==> job 2910 <==
## cpu
module cpu(
    input clk,
    input reset,
    output [7:0] imem_addr,
    input [18:0] imem_data,
    output [7:0] dmem_addr,
    output [18:0] dmem_wdata,
    output dmem_we,
    input [18:0] dmem_rdata,
    output rf_we,
    output [2:0] rf_waddr,
    output [18:0] rf_wdata
);
clock: 38.0 ns
lec_check: 0
abc_area: 1
cap_margin: 20
cell_pad_in_sites_detail_placement: 1
cell_pad_in_sites_global_placement: 1
core_margin: 2
core_utilization: 40
max_routing_layer: met4
slew_margin: 20
run.sh (not shown) runs the stock make flow with config.mk's settings and CLKGATE_MAP_FILE=.
==> job 1100: changes against job 2910 <==
ABC_AREA = unset   (was 1)
CELL_PAD_IN_SITES_DETAIL_PLACEMENT = unset   (was 1)
CELL_PAD_IN_SITES_GLOBAL_PLACEMENT = unset   (was 1)
MAX_ROUTING_LAYER = unset   (was met4)
==> flow/constraint.sdc (replaced) <==
create_clock -name core_clock -period 37.0 [get_ports {clk}]
set_input_delay 7.4000 -clock core_clock [delete_from_list [all_inputs] [get_ports {clk}]]
set_output_delay 7.4000 -clock core_clock [all_outputs]
set_load 0.01 [all_outputs]
==> job 3997: changes against job 2910 <==
CELL_PAD_IN_SITES_DETAIL_PLACEMENT = unset   (was 1)
CELL_PAD_IN_SITES_GLOBAL_PLACEMENT = unset   (was 1)
CORE_UTILIZATION = 72   (was 40)
CTS_CLUSTER_DIAMETER = 241   (was unset)
CTS_CLUSTER_SIZE = 38   (was unset)
HOLD_SLACK_MARGIN = 0.27   (was unset)
MAX_ROUTING_LAYER = unset   (was met4)
SETUP_SLACK_MARGIN = -2.0   (was unset)
TNS_END_PERCENT = 5   (was unset)
==> flow/constraint.sdc (replaced) <==
create_clock -name core_clock -period 20.6 [get_ports {clk}]
set_input_delay 4.1200 -clock core_clock [delete_from_list [all_inputs] [get_ports {clk}]]
set_output_delay 4.1200 -clock core_clock [all_outputs]
set_load 0.01 [all_outputs]
==> comparison <==
- In job 2910 the critical path depth is higher than in job 1100, by 121.
- Utilization: job 1100 is lower than job 2910 (0.43 points).
- Against job 2910, the non-clock buffer count of job 1100 is lower by 3.
- Of job 2910 and job 1100, job 1100 has the higher clock skew (gap 0.049 ns).
- Of job 1100 and job 2910, job 2910 has the higher cell count (gap 4.9%, measured against job 2910).
- Job 2910 completed without violations. Job 3997 never finished: it broke off in global routing. Job 1100 finished with timing, DRC and antenna clean.
- In synthesized cell count, job 3997 and job 2910 do not differ.
- The highest die size belongs to job 1100, the lowest to job 3997.

==> 03-01: inputs <==
Starting RTL as in the previous note.
## cpu
module cpu(
    input clk,
    input reset,
    output [7:0] imem_addr,
    input [18:0] imem_data,
    output [7:0] dmem_addr,
    output [18:0] dmem_wdata,
    output dmem_we,
    input [18:0] dmem_rdata,
    output rf_we,
    output [2:0] rf_waddr,
    output [18:0] rf_wdata
);
export LEC_CHECK = 0
export CAP_MARGIN = 20
export CORE_ASPECT_RATIO = 0.97
export CORE_MARGIN = 2
export CORE_UTILIZATION = 56
export CTS_CLUSTER_DIAMETER = 350
export CTS_CLUSTER_SIZE = 46
export GPL_ROUTABILITY_DRIVEN = 0
export GPL_TIMING_DRIVEN = 0
export MIN_ROUTING_LAYER = met2
export PLACE_DENSITY = 0.71
export SLEW_MARGIN = 30
create_clock -name core_clock -period 38.0 [get_ports {clk}]
==> 05-16 (differences from 03-01) <==
- ABC_AREA: unset -> 1
- CORE_ASPECT_RATIO: 0.97 -> unset
- CORE_UTILIZATION: 56 -> 72
- CTS_CLUSTER_DIAMETER: 350 -> 241
- CTS_CLUSTER_SIZE: 46 -> 38
- GPL_ROUTABILITY_DRIVEN: 0 -> unset
- GPL_TIMING_DRIVEN: 0 -> unset
- MIN_ROUTING_LAYER: met2 -> unset
- PLACE_DENSITY: 0.71 -> unset
- SETUP_SLACK_MARGIN: unset -> 5.0
- SLEW_MARGIN: 30 -> 20
- TNS_END_PERCENT: unset -> 5
==> flow/constraint.sdc (replaced) <==
create_clock -name core_clock -period 20.6 [get_ports {clk}]
set_input_delay 4.1200 -clock core_clock [delete_from_list [all_inputs] [get_ports {clk}]]
set_output_delay 4.1200 -clock core_clock [all_outputs]
set_load 0.01 [all_outputs]
==> 04-20 (differences from 03-01) <==
- ABC_AREA: unset -> 1
- CELL_PAD_IN_SITES_DETAIL_PLACEMENT: unset -> 1
- CELL_PAD_IN_SITES_GLOBAL_PLACEMENT: unset -> 0
- CORE_ASPECT_RATIO: 0.97 -> 1.36
- CORE_MARGIN: 2 -> 9
- CORE_UTILIZATION: 56 -> 40
- CTS_CLUSTER_DIAMETER: 350 -> unset
- CTS_CLUSTER_SIZE: 46 -> unset
- GPL_ROUTABILITY_DRIVEN: 0 -> unset
- MAX_ROUTING_LAYER: unset -> met4
- MIN_ROUTING_LAYER: met2 -> unset
- PLACE_DENSITY: 0.71 -> unset
- PLACE_DENSITY_LB_ADDON: unset -> 0.21
- SLEW_MARGIN: 30 -> 35
- TNS_END_PERCENT: unset -> 30
==> flow/constraint.sdc (replaced) <==
create_clock -name core_clock -period 34.4 [get_ports {clk}]
set_input_delay 6.8800 -clock core_clock [delete_from_list [all_inputs] [get_ports {clk}]]
set_output_delay 6.8800 -clock core_clock [all_outputs]
set_load 0.01 [all_outputs]
==> datasheet_impl.txt <==
Physical design parameters

Parameter                              Value

Final timing
  Final Setup Violations    5
  Worst Setup Slack, final    -11,580 ps
  Max-slew violation total from the final report    9

Global routing
  Grt peak-use layer    met2

Place
  Area after DPL    35,500 um2

Status
  Outcome    complete, but fails checks
  Layout Check Fails    capacitance limit, slew limit, setup timing

Synth
  Dominant combinational family    simple AND/OR/NAND/NOR gates
  Area fraction in full adders, half adders and majority gates    19.7%
  Mux area share    0.0687%

Clocking
  Num CTS Buffers    38

Job
  Number of max-cap violations    3
(the above is from 04-20)
==> datasheet_impl.txt <==
Summary of implementation characteristics

Parameter                              Value

Clocking
  Num CTS Buffers    13

Place
  Area after DPL    a little under 40,000 um2

Status
  Outcome    did not finish
  Halt point of the flow    global routing (5_1_grt)
  Stop Error    [ERROR GRT-0232] Routing congestion too high. Check the congestion heatmap in the GUI.

Global routing
  Sum of overflow across all layers after global routing    904
  Grt peak-use layer    met2

Synth
  Mux area share    less than 1%
  Area fraction in full adders, half adders and majority gates    19.7%
  Dominant combinational family    simple AND/OR/NAND/NOR gates
  Complex-gate fraction of the synthesized area    17.8%
(the above is from 05-16)
==> datasheet_impl.txt <==
Summary of implementation characteristics

Parameter                              Value

Clocking
  Num CTS Buffers    11
  H-tree Lvls    1
  Sink Count    about 350

Status
  Outcome    did not finish
  Halt point of the flow    global routing (5_1_grt)
  Stop Error    [ERROR GRT-0116] Global routing finished with congestion. Check the congestion regions in the DRC Viewer.

Synth
  Cells taking the most area after synthesis    sky130_fd_sc_hd__dfrtp_1 (12%), sky130_fd_sc_hd__ha_1 (12%), sky130_fd_sc_hd__dfxtp_1 (9.4%), sky130_fd_sc_hd__fa_1 (7.4%), sky130_fd_sc_hd__nor2_1 (4.9%)
  Dominant combinational family    AND-OR/OR-AND gates
  Chip Area, Yosys    33,600 um2
  Area fraction in full adders, half adders and majority gates    19.3%
  Mux area share    between 5 and 6%
  Yosys warnings    14
  Fraction of post-synthesis cell area in the top cell type by area    12.4%

Global routing
  Sum of overflow across all layers after global routing    126
  Grt peak-use layer    met3

Place
  Area after DPL    roughly 36,000 um2
(the above is from 03-01)

==> inputs of 05-21 <==
cpu again, from the RTL that the note above started with.
clock: 38.0 ns
lec_check: 0
cap_margin: 20
cell_pad_in_sites_detail_placement: 2
core_aspect_ratio: 0.97
core_margin: 3
core_utilization: 56
cts_cluster_diameter: 108
cts_cluster_size: 46
gpl_routability_driven: 0
gpl_timing_driven: 1
hold_slack_margin: 0.09
min_routing_layer: met2
slew_margin: 0
==> 10-28 (differences from 05-21) <==
Settings changed: ABC_AREA set to 1, CELL_PAD_IN_SITES_DETAIL_PLACEMENT 2 to not set, CORE_ASPECT_RATIO 0.97 to not set, CORE_MARGIN 3 to 2, CORE_UTILIZATION 56 to 72, CTS_CLUSTER_DIAMETER 108 to 399, CTS_CLUSTER_SIZE 46 to 96, GPL_ROUTABILITY_DRIVEN 0 to not set, GPL_TIMING_DRIVEN 1 to not set, HOLD_SLACK_MARGIN 0.09 to not set, MIN_ROUTING_LAYER met2 to not set, PLACE_DENSITY set to 0.41, SLEW_MARGIN 0 to 20.
==> flow/constraint.sdc (replaced) <==
create_clock -name core_clock -period 17.9 [get_ports {clk}]
set_input_delay 3.5800 -clock core_clock [delete_from_list [all_inputs] [get_ports {clk}]]
set_output_delay 3.5800 -clock core_clock [all_outputs]
set_load 0.01 [all_outputs]
==> 04-15 (differences from 05-21) <==
Settings changed: CELL_PAD_IN_SITES_DETAIL_PLACEMENT 2 to not set, CORE_ASPECT_RATIO 0.97 to not set, CORE_MARGIN 3 to 2, CORE_UTILIZATION 56 to 40, CTS_CLUSTER_DIAMETER 108 to not set, CTS_CLUSTER_SIZE 46 to not set, GPL_ROUTABILITY_DRIVEN 0 to not set, GPL_TIMING_DRIVEN 1 to not set, HOLD_SLACK_MARGIN 0.09 to not set, MIN_ROUTING_LAYER met2 to not set, SETUP_SLACK_MARGIN set to 5.0, SLEW_MARGIN 0 to 20.
==> flow/constraint.sdc (replaced) <==
create_clock -name core_clock -period 37.0 [get_ports {clk}]
set_input_delay 7.4000 -clock core_clock [delete_from_list [all_inputs] [get_ports {clk}]]
set_output_delay 7.4000 -clock core_clock [all_outputs]
set_load 0.01 [all_outputs]
==> comparison table <==
item	04-15	10-28	05-21
Outcome	no timing/DRC/antenna violations	did not finish	did not finish
Failing step	-	global routing (5_1_grt)	detailed placement (3_5_place_dp)
Most common cell in the synthesized netlist	nor2_1	nand2_1	nor2_1
Mapped Cells	4131	4372	4131
Post-CTS Setup Repair Bufs	164	394	-
Net count of the mapped netlist	4614	4855	4614
CTS Hold Bufs	0	0	-
Share of the yosys chip area belonging to registers	0.2446	0.2505	0.2446
Chip footprint	0.08627 mm2	0.04725 mm2	0.06293 mm2
Worst setup timing slack at the placement stage	-0.06698 ns	-19.50 ns	-
Post-Synth Adder-Cell Area	0.1928	0.1975	0.1928
Die outline height	293.7 um	217.4 um	247.2 um
Combined area of all synthesized cells	0.03357 mm2	0.03278 mm2	0.03357 mm2
Starting Density	0.4025	0.7255	0.5722
Portion of synthesized cell area occupied by the leading cell type	0.1245	0.1275	0.1245
H-tree lvl count	2	1	-
Number of cells in Yosys stat	4131	4372	4131
Core footprint	0.08342 mm2	0.04519 mm2	0.05867 mm2

==> trial 69 <==
Starting RTL as in the previous note.
Settings: LEC_CHECK=0, CAP_MARGIN=20, CORE_MARGIN=2, CORE_UTILIZATION=66, CTS_CLUSTER_SIZE=63, SLEW_MARGIN=20; clock period 16.8 ns.
==> build 4 (differences from trial 69) <==
Settings changed: CAP_MARGIN 20 to 30, CORE_ASPECT_RATIO set to 0.62, CORE_UTILIZATION 66 to 58, CTS_CLUSTER_DIAMETER set to 58, CTS_CLUSTER_SIZE 63 to 56, GPL_ROUTABILITY_DRIVEN set to 1, MAX_ROUTING_LAYER set to met5, PLACE_DENSITY_LB_ADDON set to 0.17, SETUP_SLACK_MARGIN set to 5.0, SLEW_MARGIN 20 to 30, TNS_END_PERCENT set to 35.
==> flow/constraint.sdc (replaced) <==
create_clock -name core_clock -period 63.1 [get_ports {clk}]
set_input_delay 12.6200 -clock core_clock [delete_from_list [all_inputs] [get_ports {clk}]]
set_output_delay 12.6200 -clock core_clock [all_outputs]
set_load 0.01 [all_outputs]
==> build 38 (differences from trial 69) <==
Settings changed: ABC_AREA set to 1, CORE_UTILIZATION 66 to 56, CTS_CLUSTER_DIAMETER set to 241, CTS_CLUSTER_SIZE 63 to not set.
==> flow/constraint.sdc (replaced) <==
create_clock -name core_clock -period 28.0 [get_ports {clk}]
set_input_delay 5.6000 -clock core_clock [delete_from_list [all_inputs] [get_ports {clk}]]
set_output_delay 5.6000 -clock core_clock [all_outputs]
set_load 0.01 [all_outputs]
==> trial 80 (differences from trial 69) <==
Settings changed: ABC_AREA set to 1, CORE_UTILIZATION 66 to 65, CTS_CLUSTER_DIAMETER set to 342, CTS_CLUSTER_SIZE 63 to not set, SETUP_SLACK_MARGIN set to -2.0.
==> flow/constraint.sdc (replaced) <==
create_clock -name core_clock -period 30.9 [get_ports {clk}]
set_input_delay 6.1800 -clock core_clock [delete_from_list [all_inputs] [get_ports {clk}]]
set_output_delay 6.1800 -clock core_clock [all_outputs]
set_load 0.01 [all_outputs]
==> comparison <==
Against trial 80, the maximum frequency of build 38 is higher by about 11%.
Of trial 80 and build 38, build 38 has the higher non-clock buffer count (gap 65).
The highest cell area belongs to build 38, the lowest to build 4.
Trial 80 ran to the end with violations: capacitance limit, slew limit, setup timing. Build 4 completed without violations. Trial 69 stopped in global routing, error GRT-0232. Build 38 completed, yet does not pass: setup timing.
Count of clock-buffer cells in the layout, lowest first: build 4, trial 80, build 38.
Sequential share of layout area: build 38 < trial 80 < build 4.
Setup slack, highest first: build 4, build 38, trial 80.
